## red
## pow_5_pipe
module pow_5_pipe
(
    input             clock,
    input      [17:0] n,
    output reg [17:0] n_pow_5
);
Settings: LEC_CHECK=0, ABC_AREA=1, CAP_MARGIN=20, CELL_PAD_IN_SITES_GLOBAL_PLACEMENT=2, CORE_ASPECT_RATIO=0.57, CORE_MARGIN=10, CORE_UTILIZATION=41, GPL_ROUTABILITY_DRIVEN=0, MAX_ROUTING_LAYER=met4, MIN_ROUTING_LAYER=met2, PLACE_DENSITY_LB_ADDON=0.14, SLEW_MARGIN=20, TNS_END_PERCENT=90; clock period 11.2 ns.
run.sh (not shown) runs the stock make flow with config.mk's settings and CLKGATE_MAP_FILE=.
Nothing crashed in red and all stages finished; the problem is that the final layout failed, the offending checks being DRC.
Setup changes, red to blue
--- a/flow/config.mk
+++ b/flow/config.mk
@@ -8 +7,0 @@
-export ABC_AREA = 1
@@ -10 +8,0 @@
-export CELL_PAD_IN_SITES_GLOBAL_PLACEMENT = 2
@@ -13,2 +11 @@
-export CORE_UTILIZATION = 41
-export GPL_ROUTABILITY_DRIVEN = 0
+export CORE_UTILIZATION = 40
@@ -17,0 +15 @@
+export SETUP_SLACK_MARGIN = 1.39
- blue reached the final stage; the timing, design-rule and antenna checks on its layout passed.
- blue: instance count after placement with tap cells included is 637 lower than what red reported.
- Re clock period minus worst slack: blue and red aren't equal, and the lower value belongs to red.
Edits applied to the flow inputs when going from blue to green:
==> flow/config.mk <==
export PLATFORM = sky130hd
export DESIGN_NAME = pow_5_pipe
export DESIGN_NICKNAME = pow_5_pipe
export VERILOG_FILES = /design/flow/design.v
export SDC_FILE = /design/flow/constraint.sdc
export NUM_CORES = 4
export LEC_CHECK = 0
export CAP_MARGIN = 20
export CORE_MARGIN = 2
export CORE_UTILIZATION = 9
export SLEW_MARGIN = 20
==> flow/constraint.sdc <==
create_clock -name core_clock -period 9.96 [get_ports {clock}]
set_input_delay 1.9920 -clock core_clock [delete_from_list [all_inputs] [get_ports {clock}]]
set_output_delay 1.9920 -clock core_clock [all_outputs]
set_load 0.01 [all_outputs]
--- outcome ---
- Summary: with blue as the reference, half-perimeter wire length after placement in green moved down by more than 10%.
- Height of the die delta for green relative to blue: 150% higher
- NOTE: worst stage delay on the critical path in green exceeds that of blue
- Maximum number of pins on one net before global-route repair in green vs blue: down 2.8%
- green reports its critical path startpoint as n[3] while blue reports n[4].
- Summary of green over blue: standard-cell row count grew by 114; flip-flop count neither gained nor lost much; final area up 13%; non-clock buffer share of cell area went down 0.29 points.
- When the final numbers for blue and green were put side by side, the tightest hold margin turned out to be greater in green.
For orange, these inputs were changed with respect to green:
--- a/flow/config.mk
+++ b/flow/config.mk
@@ -10 +10,3 @@
-export CORE_UTILIZATION = 9
+export CORE_UTILIZATION = 72
+export CTS_CLUSTER_DIAMETER = 85
+export PLACE_DENSITY_LB_ADDON = 0.26
==> flow/constraint.sdc <==
create_clock -name core_clock -period 4.8 [get_ports {clock}]
set_input_delay 0.9600 -clock core_clock [delete_from_list [all_inputs] [get_ports {clock}]]
set_output_delay 0.9600 -clock core_clock [all_outputs]
set_load 0.01 [all_outputs]
Results
Global-route wire length before repair (orange / green): 1.2. | setup-violating endpoint count in the final report | higher: orange |. Going from green to orange, the routed wire length per instance was found to have gone up by about 180%. Setup WNS green -> orange: worse. Changes observed in orange relative to green: post-synthesis adder-cell area fraction roughly the same; count of TritonRoute iterations in the first routing pass higher; post-detailed-route via-to-cell ratio higher; number of vias after detailed routing higher. Final core utilization (higher): orange. Compared to green, orange has hold slack 14 ps lower. Biggest cell delay along the critical path, orange and green: larger value in green. orange finished all stages; layout check result: FAIL, due to setup timing.
Modified inputs, purple compared to orange
--- a/flow/config.mk
+++ b/flow/config.mk
@@ -10,3 +10 @@
-export CORE_UTILIZATION = 72
-export CTS_CLUSTER_DIAMETER = 85
-export PLACE_DENSITY_LB_ADDON = 0.26
+export CORE_UTILIZATION = 40
==> flow/constraint.sdc <==
create_clock -name core_clock -period 6.23 [get_ports {clock}]
set_input_delay 1.2460 -clock core_clock [delete_from_list [all_inputs] [get_ports {clock}]]
set_output_delay 1.2460 -clock core_clock [all_outputs]
set_load 0.01 [all_outputs]
[summary]
| depth of the worst register-to-register path | lower: purple |
The post-route fraction of the period consumed by the critical path in purple was lower than what orange gave.
Per the comparison of purple with orange, amount of wire on met3 after detailed routing went down by 75%, worst hold-check slack shows a reduction of 26 ps.
orange has a higher logic depth of the worst path, buffers included than purple.
Per the final summary, purple finished and its layout is clean on timing, DRC and antenna.
On purple: insertion delay to the later sink of the worst-skew pair is 30 ps higher than what orange gave.

---

the baseline:
Starting RTL as in the previous note.
Settings: LEC_CHECK=0, ABC_AREA=1, CAP_MARGIN=20, CORE_MARGIN=2, CORE_UTILIZATION=72, CTS_CLUSTER_DIAMETER=378, CTS_CLUSTER_SIZE=98, SETUP_SLACK_MARGIN=0.79, SLEW_MARGIN=20; clock period 4.27 ns.
The baseline did not finish: a tool error stopped it during global routing.
Input-level comparison between the candidate and the baseline:
Settings: CORE_UTILIZATION: 72 -> 40; SETUP_SLACK_MARGIN: 0.79 -> unset; CTS_CLUSTER_SIZE: 98 -> unset; ABC_AREA: 1 -> unset; CTS_CLUSTER_DIAMETER: 378 -> unset; the clock period (ns, I/O delays scaled along): 4.27 -> 6.4.
## What came out
Per the comparison of the candidate with the baseline, fraction of the mapped netlist area in compound gates went up by 0.88 points; number of distinct standard cells referenced by the synthesized netlist went up by about 8%; cell area after technology mapping went down by 6.7%; multiplexer fraction of the synthesized cell area was more or less identical. The baseline has higher post-cts gate resize count than the candidate. Diff the baseline -> the candidate: xor/xnor cell area share of the yosys netlist went up 2.8 points, die extent in y went up about 30%. Diff the baseline -> the candidate: count of instantiated cells in the yosys netlist saw a decrease; post-synthesis simple-gate area fraction lower. The candidate completed end to end with timing, DRC and antenna clean.
